// abcd_output
module abcd_output
(
	input clk,						 
	input rstn,
	input rx_pin_in,
	output ch_a_output, ch_b_output, ch_c_output, ch_d_output
);
==> flow/config.mk <==
export PLATFORM = sky130hd
export DESIGN_NAME = abcd_output
export DESIGN_NICKNAME = abcd_output
export VERILOG_FILES = /design/flow/design.v
export SDC_FILE = /design/flow/constraint.sdc
export NUM_CORES = 4
export LEC_CHECK = 0
export ABC_AREA = 1
export CAP_MARGIN = 30
export CELL_PAD_IN_SITES_GLOBAL_PLACEMENT = 1
export CORE_ASPECT_RATIO = 0.77
export CORE_MARGIN = 9
export CORE_UTILIZATION = 33
export CTS_CLUSTER_DIAMETER = 198
export GPL_ROUTABILITY_DRIVEN = 0
export PLACE_DENSITY_LB_ADDON = 0.25
export SETUP_SLACK_MARGIN = -2.0
export SLEW_MARGIN = 25
export TNS_END_PERCENT = 35
==> flow/constraint.sdc <==
create_clock -name core_clock -period 95.9 [get_ports {clk}]
set_input_delay 19.1800 -clock core_clock [delete_from_list [all_inputs] [get_ports {clk}]]
set_output_delay 19.1800 -clock core_clock [all_outputs]
set_load 0.01 [all_outputs]
run.sh (not shown) runs the stock make flow with config.mk's settings and CLKGATE_MAP_FILE=.
Next try:
Settings changed: CAP_MARGIN 30 to 20, CELL_PAD_IN_SITES_GLOBAL_PLACEMENT 1 to default, CORE_ASPECT_RATIO 0.77 to default, CORE_MARGIN 9 to 2, CORE_UTILIZATION 33 to 72, CTS_CLUSTER_DIAMETER 198 to default, GPL_ROUTABILITY_DRIVEN 0 to default, PLACE_DENSITY_LB_ADDON 0.25 to default, SETUP_SLACK_MARGIN -2.0 to default, SLEW_MARGIN 25 to 20, TNS_END_PERCENT 35 to default.
Clock period 95.9 ns to 151.0 ns, I/O delays scaled along.
What happened:
- The new run finished clean
- final cell count is lower by roughly a tenth
- routed wire length is lower by a few percent
- sequential share of layout area is higher by 0.35 points
Next try:
Settings changed: CORE_UTILIZATION 72 to 70, CTS_CLUSTER_SIZE from default to 99.
Clock period 151.0 ns to 69.4 ns, I/O delays scaled along.
After rerunning:
- The changed run finished but failed the layout checks on capacitance limit, slew limit
- cell count is higher by 2.3%
- core utilization climbs by 1.1 points
- cell area rises by 4.7%
Next try:
Settings changed: ABC_AREA 1 to default, CORE_UTILIZATION 70 to 71, CTS_CLUSTER_SIZE 99 to 36.
Clock period 69.4 ns to 104.0 ns, I/O delays scaled along.
=>
- The new run finished with timing, DRC and antenna clean
- sequential share of layout area rose by 0.71 points
- synthesized area fell by 2.8%
- clock-buffer cell count rose by 3
- sequential cell count does not change
- routed wire length fell by 1.2%
- register-to-register slack gets better by 3.3 ns
Next try:
Settings changed: ABC_AREA from default to 1, CORE_UTILIZATION 71 to 72, PLACE_DENSITY_LB_ADDON from default to 0.28, TNS_END_PERCENT from default to 5.
Clock period 104.0 ns to 87.1 ns, I/O delays scaled along.
The new run went through all stages and came out clean; non-clock buffer count drops by 36; clock-buffer cell count climbs by 7; global-route usage drops by 0.24 points; worst hold slack barely changes; via count climbs by 5.1%; sequential share of layout area drops by 0.21 points; cell area climbs by 1.8%.

---

Starting RTL as in the previous note.
Settings: LEC_CHECK=0, ABC_AREA=1, CAP_MARGIN=15, CORE_ASPECT_RATIO=0.71, CORE_MARGIN=2, CORE_UTILIZATION=70, CTS_CLUSTER_DIAMETER=216, MAX_ROUTING_LAYER=met4, SETUP_SLACK_MARGIN=-2.0, SLEW_MARGIN=25; clock period 58.0 ns.
The baseline ran to the end with violations: setup timing.
Next try:
Settings changed: CAP_MARGIN 15 to 5, CORE_ASPECT_RATIO 0.71 to not set, CTS_CLUSTER_DIAMETER 216 to 205, CTS_CLUSTER_SIZE set to 99, MAX_ROUTING_LAYER met4 to not set, SETUP_SLACK_MARGIN -2.0 to not set, SLEW_MARGIN 25 to 20.
Clock period 58.0 ns to 57.6 ns, I/O delays scaled along.
What happened: The new run ended with an error in 5_1_grt, error GRT-0232; synthesized cell count is unchanged; die area hardly moves; area after synthesis does not change.
Next try:
Settings changed: ABC_AREA 1 to not set, CAP_MARGIN 5 to 20, CORE_UTILIZATION 70 to 44, CTS_CLUSTER_DIAMETER 205 to not set, CTS_CLUSTER_SIZE 99 to not set.
Clock period 57.6 ns to 104.0 ns, I/O delays scaled along.
With this change the flow ran to the end with no violations.
Die area rises by well over a third.
Area after synthesis falls by a few percent.
Synthesized cell count decreases by about a fifth.
Next try:
Settings changed: ABC_AREA set to 1, CORE_UTILIZATION 44 to 68, SETUP_SLACK_MARGIN set to -1.13.
Clock period 104.0 ns to 68.1 ns, I/O delays scaled along.
After rerunning:
- The new run finished with timing, DRC and antenna clean
- utilization came out higher by 27 points
- global-route usage came out higher by 11 points
- first-iteration DRC count came out lower by 2.5%
- critical path depth came out higher by 13
- setup slack got worse by 4.6 ns
- cell area came out higher by 4.7%
- hold slack got worse by 0.024 ns
- wire length came out lower by 4.3%
- sequential share of layout area came out lower by 0.53 points
- non-clock buffer count came out higher by 252
- area after synthesis came out higher by 2.9%

---

== ember ==
abcd_output again, from the RTL that the note above started with.
Settings: LEC_CHECK=0, ABC_AREA=1, CAP_MARGIN=5, CELL_PAD_IN_SITES_DETAIL_PLACEMENT=1, CELL_PAD_IN_SITES_GLOBAL_PLACEMENT=2, CORE_MARGIN=2, CORE_UTILIZATION=24, GPL_ROUTABILITY_DRIVEN=1, HOLD_SLACK_MARGIN=0.17, MAX_ROUTING_LAYER=met4, MIN_ROUTING_LAYER=met2, PLACE_DENSITY_LB_ADDON=0.12, SETUP_SLACK_MARGIN=5.0, SLEW_MARGIN=20; clock period 172.0 ns.
## Diff of input files: garnet against ember
Settings: HOLD_SLACK_MARGIN no longer set, was 0.17; CELL_PAD_IN_SITES_GLOBAL_PLACEMENT no longer set, was 2; GPL_ROUTABILITY_DRIVEN no longer set, was 1; MIN_ROUTING_LAYER no longer set, was met2; SETUP_SLACK_MARGIN no longer set, was 5.0; CELL_PAD_IN_SITES_DETAIL_PLACEMENT no longer set, was 1; PLACE_DENSITY_LB_ADDON no longer set, was 0.12; CORE_UTILIZATION now 70, was 24; the clock period (ns, I/O delays scaled along) now 58.5, was 172.0.
Findings:
garnet: all stages done; final checks FAILED (negative setup slack). Compare ember and garnet | worst setup slack higher: ember. Looking at clock period minus final worst setup slack across ember and garnet, the one that comes out lower is garnet.
For harbor, these inputs were changed with respect to garnet:
Settings: clearing MAX_ROUTING_LAYER, which used to be met4; putting CTS_CLUSTER_SIZE at 23 where nothing was set; swapping 5 for 20 in CAP_MARGIN; putting HOLD_SLACK_MARGIN at -0.08 where nothing was set; swapping 58.5 for 57.6 in the clock period (ns, I/O delays scaled along).
### Flow results
- harbor vs. garnet: synthesized netlist cell count ~0 delta; total setup buffers inserted after CTS +14%; post-detailed-placement cell area +1.8%.
- Reported for harbor and garnet, number of different library cells in the post-synthesis netlist turned out identical to the last digit.
- harbor has post-cts repair resize count above what garnet had.
- On harbor: routability-driven placement congestion ratio is about 2.8% lower than what garnet gave.
- Compared harbor vs garnet, and cell count after placement is up in harbor.
- The flow ran to completion for all of garnet and harbor but harbor, which stopped partway.
- harbor did not finish: a tool error stopped it during 5_1_grt.
- Delta (harbor minus garnet): detailed-placement wirelength estimate now sits higher; count of library flops with an enable pin now sits at about the same level.
--- input diff harbor..juniper ---
Settings: a change of CORE_UTILIZATION from 70 to 40; a deleted HOLD_SLACK_MARGIN that had been -0.08; a deleted ABC_AREA that had been 1; a deleted CTS_CLUSTER_SIZE that had been 23; a change of the clock period (ns, I/O delays scaled along) from 57.6 to 104.0.
Results
juniper: PASS, flow complete, no timing, DRC or antenna violations
Comparing harbor and juniper, the lower y dimension of the die is on harbor.
Count of cells resized by post-cts repair, harbor and juniper, lower one = juniper.
Summary of juniper over harbor: number of library cell types mapped by synthesis went up by about 40%; synthesized cell count went down by 1,812; core box area went up by about 70%.
Compared with harbor, juniper shows horizontal die dimension higher by 30%.

---

== maple ==
Starting RTL as in the previous note.
==> flow/design.v (excerpt) <==
module abcd_output
(
	input clk,						 
	input rstn,
	input rx_pin_in,
	output ch_a_output, ch_b_output, ch_c_output, ch_d_output
);
==> flow/config.mk <==
export PLATFORM = sky130hd
export DESIGN_NAME = abcd_output
export DESIGN_NICKNAME = abcd_output
export VERILOG_FILES = /design/flow/design.v
export SDC_FILE = /design/flow/constraint.sdc
export NUM_CORES = 4
export LEC_CHECK = 0
export ABC_AREA = 0
export CAP_MARGIN = 20
export CELL_PAD_IN_SITES_DETAIL_PLACEMENT = 2
export CORE_ASPECT_RATIO = 0.64
export CORE_MARGIN = 6
export CORE_UTILIZATION = 38
export GPL_ROUTABILITY_DRIVEN = 0
export PLACE_DENSITY_LB_ADDON = 0.1
export SETUP_SLACK_MARGIN = -2.0
export SLEW_MARGIN = 40
==> flow/constraint.sdc <==
create_clock -name core_clock -period 177.0 [get_ports {clk}]
set_input_delay 35.4000 -clock core_clock [delete_from_list [all_inputs] [get_ports {clk}]]
set_output_delay 35.4000 -clock core_clock [all_outputs]
set_load 0.01 [all_outputs]
Having completed the whole flow, maple delivered a layout that passed the timing, design-rule and antenna checks.
Modified inputs, yarrow compared to maple
==> flow/config.mk <==
export PLATFORM = sky130hd
export DESIGN_NAME = abcd_output
export DESIGN_NICKNAME = abcd_output
export VERILOG_FILES = /design/flow/design.v
export SDC_FILE = /design/flow/constraint.sdc
export NUM_CORES = 4
export LEC_CHECK = 0
export CAP_MARGIN = 20
export CORE_MARGIN = 2
export CORE_UTILIZATION = 68
export SLEW_MARGIN = 20
==> flow/constraint.sdc <==
create_clock -name core_clock -period 77.2 [get_ports {clk}]
set_input_delay 15.4400 -clock core_clock [delete_from_list [all_inputs] [get_ports {clk}]]
set_output_delay 15.4400 -clock core_clock [all_outputs]
set_load 0.01 [all_outputs]
==> results <==
- In yarrow the implementation completed, yet the final layout does not meet the checks, the culprit being max-capacitance violations, max-slew violations, negative setup slack.
- Run comparison: yarrow cell at the slowest stage of the critical path dfrtp_1; maple cell at the slowest stage of the critical path or4_4
- From maple to yarrow the numbers moved as follows: routed via count divided by cell count up 8.0%, area of all sequential standard cells ~0 delta, worst-path maximum fanout dropped 30, non-clock buffer count has increased.
diff inputs: yarrow => xenon
-- flow/config.mk --
<<< yarrow, line 8
>>> xenon, line 8
export ABC_AREA = 1
<<< yarrow, line 10
export CORE_UTILIZATION = 68
>>> xenon, line 11
export CORE_UTILIZATION = 70
==> flow/constraint.sdc <==
create_clock -name core_clock -period 68.7 [get_ports {clk}]
set_input_delay 13.7400 -clock core_clock [delete_from_list [all_inputs] [get_ports {clk}]]
set_output_delay 13.7400 -clock core_clock [all_outputs]
set_load 0.01 [all_outputs]
Flop and latch count out of synthesis: yarrow vs xenon identical
xenon vs yarrow, library cell contributing the largest single delay on the critical path: dfstp_2 vs dfrtp_1
Compared with yarrow, final instance count without filler cells in xenon increased by more than 10%.
Run comparison: yarrow launching instance or port of the critical path u2.sub_clk_scl_reg[10]$_DFFE_PN0P_; xenon launching instance or port of the critical path u2.sub_clk_feq_reg[1]$_DFFE_PN1P_
Re relative max-transition margin: xenon and yarrow aren't equal, and the lower value belongs to xenon.
The more densely filled core belongs to yarrow, not xenon.
Post-synthesis instance total (lower): yarrow
Wire length after detailed routing: xenon lower than yarrow
Count of instances resized after the clock tree is built: lower on xenon
Summary of xenon over yarrow: arrival time at the worst endpoint decreased 13.02 ns, layout overhead on the synthesized area decreased 12 points.
Status for xenon and yarrow: no clean run
Although it ran to completion, xenon produced a layout that fails the final checks because of max-capacitance violations, max-slew violations.
Diff yarrow..xenon | sequential cell count | unchanged
Input changes introduced in nickel (baseline for comparison: xenon):
-- flow/config.mk --
<<< xenon, line 8
export ABC_AREA = 1
>>> nickel, line 8
<<< xenon, line 11
export CORE_UTILIZATION = 70
>>> nickel, line 10
export CORE_UTILIZATION = 19
==> flow/constraint.sdc <==
create_clock -name core_clock -period 151.0 [get_ports {clk}]
set_input_delay 30.2000 -clock core_clock [delete_from_list [all_inputs] [get_ports {clk}]]
set_output_delay 30.2000 -clock core_clock [all_outputs]
set_load 0.01 [all_outputs]
Results
- nickel reached the end of the flow, and the finished layout is clean on the timing, design-rule and antenna checks.
- nickel — total wire length after detailed routing 3.4% lower, xenon as reference
- The setup slack of nickel is larger than that of xenon.
- Against xenon, post-synthesis chip area from yosys in nickel fell by a few percent.
- On number of logic stages on the critical path including buffering: nickel sits below xenon.
- nickel: basic-gate share of the synthesized area counting and, or, nand and nor cells lower than xenon
- AND-OR/OR-AND gates as the largest family of logic cells by area was reported by nickel, and simple AND/OR/NAND/NOR gates by xenon.
